==> inputs of build 61 <==
==> flow/design.v <==
module cntwithen #(
    parameter BITWIDTH = 4  
) (
    input wire iClk,  
    input wire iRstN,  
    input wire iEn, 
    input wire iClr, 
    output reg [BITWIDTH - 1:0] oCnt
);
    always@(posedge iClk or negedge iRstN) begin
        if(~iRstN) begin
            oCnt <= 0;
        end else begin
            if(iClr) begin
                oCnt <= 0;
            end else begin
                oCnt <= oCnt + iEn;
            end
        end
    end
endmodule
module lsz # (
    parameter BITWIDTH = 4,
    parameter LOGBITWIDTH = $clog2(BITWIDTH)  
) (
    input wire [BITWIDTH - 1: 0] iGrey,  
    output wire [BITWIDTH - 1: 0] oOneHot,  
    output reg [LOGBITWIDTH - 1: 0] lszIdx  
);
    wire [BITWIDTH - 1: 0] tc;  
    genvar i;
    assign tc[0] = ~iGrey[0]; 
    generate 
        for (i = 1; i < BITWIDTH; i = i + 1) begin
            assign tc[i] = tc[i - 1] | ~iGrey[i];
        end
    endgenerate
    genvar j;
    assign oOneHot[0] = tc[0];
    generate 
        for(j = 1; j < BITWIDTH; j = j + 1) begin
            assign oOneHot[j] = tc[j - 1] ^ tc[j];
        end
    endgenerate
    always@(*) begin
        case(oOneHot)
            'd1 : lszIdx = 'd0;
            'd2 : lszIdx = 'd1;
            'd4 : lszIdx = 'd2;
            'd8 : lszIdx = 'd3;
            'd16 : lszIdx = 'd4;
            'd32 : lszIdx = 'd5;
            'd64 : lszIdx = 'd6;
            'd128 : lszIdx = 'd7;
            'd256 : lszIdx = 'd8;
            'd512 : lszIdx = 'd9;
            default : lszIdx = 'd0;
        endcase
    end
endmodule
module sobolrng_core #(
    parameter BITWIDTH = 8
) (
    input wire iClk,  
    input wire iRstN,  
    input wire iEn,
    input wire iClr,
    input wire [BITWIDTH - 1: 0] iOneHot,  
    input wire [BITWIDTH*BITWIDTH - 1: 0] dirVec,
    output reg [BITWIDTH - 1: 0] oRand  
);
    wire [BITWIDTH * BITWIDTH - 1: 0] orVec;
    wire [BITWIDTH - 1: 0] vec;
    assign orVec[BITWIDTH - 1: 0] = iOneHot[0] ? dirVec[BITWIDTH - 1: 0] : 0;
    genvar i;
    generate 
        for(i = 1; i < BITWIDTH; i = i + 1) begin
            assign orVec[(i+1)*BITWIDTH-1:i*BITWIDTH] = orVec[i*BITWIDTH-1:(i-1)*BITWIDTH] | (iOneHot[i] ? dirVec[(i+1)*BITWIDTH-1 : i*BITWIDTH] : 0);
        end
    endgenerate
    assign vec = orVec[BITWIDTH*BITWIDTH - 1: (BITWIDTH-1)*BITWIDTH];
    always@(posedge iClk or negedge iRstN) begin
        if(~iRstN) begin
            oRand <= 0;
        end else begin
            if(iClr) begin
                oRand <= 0;
            end else begin
                if(iEn) begin
                    oRand <= oRand ^ vec;
                end else begin 
                    oRand <= oRand;
                end 
            end 
        end
    end
endmodule
module sobolrng #(
    parameter BITWIDTH = 8
) (
    input wire iClk,  
    input wire iRstN,  
    input wire iEn, 
    input wire iClr, 
    output wire [BITWIDTH - 1: 0] sobolseq
);
    wire [BITWIDTH - 1: 0] cntNum;
    wire [BITWIDTH - 1: 0] oneHot;
    wire [BITWIDTH*BITWIDTH - 1: 0] dirVec;
    cntwithen #(
        .BITWIDTH(BITWIDTH)
    ) u_cntwithen (
        .iClk(iClk),
        .iRstN(iRstN),
        .iEn(iEn),
        .iClr(iClr),
        .oCnt(cntNum)
    );
    lsz #(
        .BITWIDTH(BITWIDTH)
    ) u_lsz (
        .iGrey(cntNum),
        .oOneHot(oneHot),
        .lszIdx()
    );
        assign dirVec[1*BITWIDTH-1 : 0*BITWIDTH] = 'd128;
        assign dirVec[2*BITWIDTH-1 : 1*BITWIDTH] = 'd64;
        assign dirVec[3*BITWIDTH-1 : 2*BITWIDTH] = 'd32;
        assign dirVec[4*BITWIDTH-1 : 3*BITWIDTH] = 'd16;
        assign dirVec[5*BITWIDTH-1 : 4*BITWIDTH] = 'd8;
        assign dirVec[6*BITWIDTH-1 : 5*BITWIDTH] = 'd4;
        assign dirVec[7*BITWIDTH-1 : 6*BITWIDTH] = 'd2;
        assign dirVec[8*BITWIDTH-1 : 7*BITWIDTH] = 'd1;
    sobolrng_core #(
        .BITWIDTH(BITWIDTH)
    ) u_sobolrng_core (
        .iClk(iClk),
        .iRstN(iRstN),
        .iEn(iEn),
        .iClr(iClr),
        .iOneHot(oneHot),
        .dirVec(dirVec),
        .oRand(sobolseq)
    );
endmodule
module parallelcnt (
    input wire iClk,
    input wire iRstN,
    input wire iA,
    input wire iB,
    output wire [1:0] oC
);
    assign oC = iA + iB;
endmodule
module uSADD #(
    parameter BINPUT = 2
) (
    input wire iClk,
    input wire iRstN, 
    input wire iA,
    input wire iB,
    output wire oC
);
    wire [BINPUT-1:0] PCout;
    reg [1:0] acc;
    parallelcnt u_parallelcnt (
        .iClk(iClk),
        .iRstN(iRstN),
        .iA(iA),
        .iB(iB),
        .oC(PCout)
    );
    always@(posedge iClk or negedge iRstN) begin
        if(~iRstN) begin
            acc <= 0;
        end else begin
            acc <= acc[0] + PCout;
        end
    end
    assign oC = acc[1];
endmodule
module uSSUB #(
    parameter BINPUT = 2
) (
    input wire iClk,
    input wire iRstN, 
    input wire iA,
    input wire iB,
    output wire oC
);
    wire [BINPUT-1:0] PCout;
    reg [1:0] acc;
    parallelcnt u_parallelcnt (
        .iClk(iClk),
        .iRstN(iRstN),
        .iA(iA),
        .iB(~iB),
        .oC(PCout)
    );
    always@(posedge iClk or negedge iRstN) begin
        if(~iRstN) begin
            acc <= 0;
        end else begin
            acc <= acc[0] + PCout;
        end
    end
    assign oC = acc[1];
endmodule
module uMUL_bi #(
    parameter BITWIDTH = 8
) (
    input wire iClk,
    input wire iRstN,
    input wire iA,
    input wire [BITWIDTH - 1: 0] iB,
    input wire loadB,
    input wire iClr,
    output reg oMult
);
    reg [BITWIDTH-1:0] iB_buff;  
    wire [BITWIDTH-1:0] sobolseqIn;
    wire [BITWIDTH-1:0] sobolseq;
    wire andTop;
    wire andBot;
    wire iA_inv = ~iA;
    always@(posedge iClk or negedge iRstN) begin
        if(~iRstN) begin
            iB_buff <= 0;
        end else begin
            if(loadB) begin
                iB_buff <= iB;
            end else begin
                iB_buff <= iB_buff;
            end
        end
    end
    sobolrng #(
        .BITWIDTH(BITWIDTH)
    ) u_sobolrngTop (
        .iClk(iClk),
        .iRstN(iRstN),
        .iEn(iA_inv), 
        .iClr(iClr),
        .sobolseq(sobolseqIn)
    );
    sobolrng #(
        .BITWIDTH(BITWIDTH)
    ) u_sobolrngBot (
        .iClk(iClk),
        .iRstN(iRstN),
        .iEn(iA), 
        .iClr(iClr),
        .sobolseq(sobolseq)
    );
    assign andTop = iA_inv & ~(iB_buff > sobolseqIn);
    assign andBot = iA & (iB_buff > sobolseq);
    always@(*) begin
        oMult <= andTop | andBot;
    end
endmodule
module uButterfly #(
    parameter BITWIDTH = 8,
              BINPUT = 2
) (
    input wire iClk,
    input wire iRstN,
    input wire loadW,
    input wire iClr,
    input wire iReal0,
    input wire iImg0,
    input wire iReal1,
    input wire iImg1,
    input wire [BITWIDTH-1:0] iwReal,
    input wire [BITWIDTH-1:0] iwImg,
    output wire oReal0,
    output wire oImg0,
    output wire oReal1,
    output wire oImg1
);
    wire eq_Real1_x_wReal;
    wire eq_Real1_x_wImg;
    wire eq_Img1_x_wReal;
    wire eq_Img1_x_wImg;
    wire scalerReal0;
    wire scalerImg0;
    wire real_eq;
    wire img_eq;
    reg biZero;
    always@(posedge iClk or negedge iRstN) begin
        if(~iRstN) begin 
            biZero <= 0;
        end else begin
            biZero <= ~biZero;
        end
    end
    uMUL_bi #(
        .BITWIDTH(BITWIDTH)
    )u_uMUL_bi_Real1_x_wReal (
        .iClk(iClk),
        .iRstN(iRstN),
        .iA(iReal1),
        .iB(iwReal),
        .loadB(loadW),
        .iClr(iClr),
        .oMult(eq_Real1_x_wReal)
    );
    uMUL_bi #(
        .BITWIDTH(BITWIDTH)
    ) u_uMUL_bi_Real1_x_wImg (
        .iClk(iClk),
        .iRstN(iRstN),
        .iA(iReal1),
        .iB(iwImg),
        .loadB(loadW),
        .iClr(iClr),
        .oMult(eq_Real1_x_wImg)
    );
    uMUL_bi #(
        .BITWIDTH(BITWIDTH)
    ) u_uMUL_bi_Img1_x_wReal (
        .iClk(iClk),
        .iRstN(iRstN),
        .iA(iImg1),
        .iB(iwReal),
        .loadB(loadW),
        .iClr(iClr),
        .oMult(eq_Img1_x_wReal)
    );
    uMUL_bi #(
        .BITWIDTH(BITWIDTH)
    ) u_uMUL_bi_Img1_x_wImg (
        .iClk(iClk),
        .iRstN(iRstN),
        .iA(iImg1),
        .iB(iwImg),
        .loadB(loadW),
        .iClr(iClr),
        .oMult(eq_Img1_x_wImg)
    );
    uSSUB #(
        .BINPUT(BINPUT)
    ) u_uSSUB_realeq (
        .iClk(iClk),
        .iRstN(iRstN),
        .iA(eq_Real1_x_wReal),
        .iB(eq_Img1_x_wImg),
        .oC(real_eq)
    );
    uSADD #(
        .BINPUT(BINPUT)
    ) u_uSADD_imgeq (
        .iClk(iClk),
        .iRstN(iRstN),
        .iA(eq_Real1_x_wImg),
        .iB(eq_Img1_x_wReal),
        .oC(img_eq) 
    );
    uSADD #(
        .BINPUT(BINPUT)
    ) u_uSADD_scalerReal (
        .iClk(iClk),
        .iRstN(iRstN),
        .iA(iReal0),
        .iB(biZero),
        .oC(scalerReal0)
    );
    uSADD #(
        .BINPUT(BINPUT)
    ) uSADD_scalerImg (
        .iClk(iClk),
        .iRstN(iRstN),
        .iA(iImg0),
        .iB(biZero),
        .oC(scalerImg0)
    );
    uSADD #(
        .BINPUT(BINPUT)
    ) u_uSADD_oReal0 (
        .iClk(iClk),
        .iRstN(iRstN),
        .iA(scalerReal0),
        .iB(real_eq),
        .oC(oReal0) 
    );
    uSADD #(
        .BINPUT(BINPUT)
    ) u_uSADD_oImg0 (
        .iClk(iClk),
        .iRstN(iRstN),
        .iA(scalerImg0),
        .iB(img_eq),
        .oC(oImg0) 
    );
    uSSUB #(
        .BINPUT(BINPUT)
    ) u_uSSUB_oReal1 (
        .iClk(iClk),
        .iRstN(iRstN),
        .iA(scalerReal0),
        .iB(real_eq),
        .oC(oReal1) 
    );
    uSSUB #(
        .BINPUT(BINPUT)
    ) u_uSSUB_oImg1 (
        .iClk(iClk),
        .iRstN(iRstN),
        .iA(scalerImg0),
        .iB(img_eq),
        .oC(oImg1) 
    );
endmodule
module uSFFT #(
    parameter BITWIDTH = 8,
    parameter BINPUT = 2
) (
    input wire iClk,
    input wire iRstN,
    input wire loadW,
    input wire iClr,
    input wire iAReal0,
    input wire iAImg0,
    input wire iAReal1,
    input wire iAImg1,
    input wire iBReal0,
    input wire iBImg0,
    input wire iBReal1,
    input wire iBImg1,
    input wire [BITWIDTH-1:0] iwReal,
    input wire [BITWIDTH-1:0] iwImg,
    output wire oCReal0,
    output wire oCImg0,
    output wire oCReal1,
    output wire oCImg1,
    output wire oDReal0,
    output wire oDImg0,
    output wire oDReal1,
    output wire oDImg1
);
    wire mid1_Real0;
    wire mid1_Img0;
    wire mid1_Real1;
    wire mid1_Img1;
    wire mid2_Real0;
    wire mid2_Img0;
    wire mid2_Real1;
    wire mid2_Img1;
    uButterfly #(
        .BITWIDTH(BITWIDTH),
        .BINPUT(BINPUT)
    ) u_uButterfly_in1 (
        .iClk(iClk),
        .iRstN(iRstN),
        .loadW(loadW),
        .iClr(iClr),
        .iReal0(iAReal0),
        .iImg0(iAImg0),
        .iReal1(iAReal1),
        .iImg1(iAImg1),
        .iwReal(iwReal),
        .iwImg(iwImg),
        .oReal0(mid1_Real0),
        .oImg0(mid1_Img0),
        .oReal1(mid1_Real1),
        .oImg1(mid1_Img1)
    );
    uButterfly #(
        .BITWIDTH(BITWIDTH),
        .BINPUT(BINPUT)
    ) u_uButterfly_in2 (
        .iClk(iClk),
        .iRstN(iRstN),
        .loadW(loadW),
        .iClr(iClr),
        .iReal0(iBReal0),
        .iImg0(iBImg0),
        .iReal1(iBReal1),
        .iImg1(iBImg1),
        .iwReal(iwReal),
        .iwImg(iwImg),
        .oReal0(mid2_Real0),
        .oImg0(mid2_Img0),
        .oReal1(mid2_Real1),
        .oImg1(mid2_Img1)
    );
    uButterfly #(
        .BITWIDTH(BITWIDTH),
        .BINPUT(BINPUT)
    ) u_uButterfly_out13 (
        .iClk(iClk),
        .iRstN(iRstN),
        .loadW(loadW),
        .iClr(iClr),
        .iReal0(mid1_Real0),
        .iImg0(mid1_Img0),
        .iReal1(mid2_Real0),
        .iImg1(mid2_Img0),
        .iwReal(iwReal),
        .iwImg(iwImg),
        .oReal0(oCReal0),
        .oImg0(oCImg0),
        .oReal1(oCReal1),
        .oImg1(oCImg1)
    );
    uButterfly #(
        .BITWIDTH(BITWIDTH),
        .BINPUT(BINPUT)
    ) u_uButterfly_out24 (
        .iClk(iClk),
        .iRstN(iRstN),
        .loadW(loadW),
        .iClr(iClr),
        .iReal0(mid1_Real1),
        .iImg0(mid1_Img1),
        .iReal1(mid2_Real1),
        .iImg1(mid2_Img1),
        .iwReal(iwReal),
        .iwImg(iwImg),
        .oReal0(oDReal0),
        .oImg0(oDImg0),
        .oReal1(oDReal1),
        .oImg1(oDImg1)
    );
endmodule
==> flow/run.sh <==
#!/bin/bash
# the make line also repeats each setting of config.mk as NAME=value (left out here)
make -C /OpenROAD-flow-scripts/flow DESIGN_CONFIG=/design/flow/config.mk WORK_HOME=/design/flow/orfs CLKGATE_MAP_FILE= finish
==> flow/config.mk <==
export PLATFORM = sky130hd
export DESIGN_NAME = uSFFT
export DESIGN_NICKNAME = uSFFT
export VERILOG_FILES = /design/flow/design.v
export SDC_FILE = /design/flow/constraint.sdc
export NUM_CORES = 4
export LEC_CHECK = 0
export CAP_MARGIN = 35
export CELL_PAD_IN_SITES_DETAIL_PLACEMENT = 1
export CELL_PAD_IN_SITES_GLOBAL_PLACEMENT = 1
export CORE_MARGIN = 2
export CORE_UTILIZATION = 40
export GPL_ROUTABILITY_DRIVEN = 0
export GPL_TIMING_DRIVEN = 1
export MIN_ROUTING_LAYER = met1
export PLACE_DENSITY_LB_ADDON = 0.29
export SLEW_MARGIN = 5
export TNS_END_PERCENT = 35
==> flow/constraint.sdc <==
create_clock -name core_clock -period 4.58 [get_ports {iClk}]
set_input_delay 0.9160 -clock core_clock [delete_from_list [all_inputs] [get_ports {iClk}]]
set_output_delay 0.9160 -clock core_clock [all_outputs]
set_load 0.01 [all_outputs]
==> inputs of build 59, as changes to build 61 <==
==> flow/config.mk (replaced) <==
export PLATFORM = sky130hd
export DESIGN_NAME = uSFFT
export DESIGN_NICKNAME = uSFFT
export VERILOG_FILES = /design/flow/design.v
export SDC_FILE = /design/flow/constraint.sdc
export NUM_CORES = 4
export LEC_CHECK = 0
export CAP_MARGIN = 20
export CORE_MARGIN = 2
export CORE_UTILIZATION = 66
export SLEW_MARGIN = 20
==> flow/constraint.sdc (replaced) <==
create_clock -name core_clock -period 2.08 [get_ports {iClk}]
set_input_delay 0.4160 -clock core_clock [delete_from_list [all_inputs] [get_ports {iClk}]]
set_output_delay 0.4160 -clock core_clock [all_outputs]
set_load 0.01 [all_outputs]
==> results <==
Build 61 ran to the end with no violations. Build 59 completed, yet does not pass: negative setup slack.
Against build 59, the clock skew of build 61 is lower by 0.0063 ns.
In combinational power, build 59 is at 2.7 times the value of build 61.
In build 59 the non-clock buffer count is higher than in build 61, by 254.
In sequential cell count, build 59 and build 61 do not differ.
Power figures rest on the tool's default switching activity, not on a simulated workload.
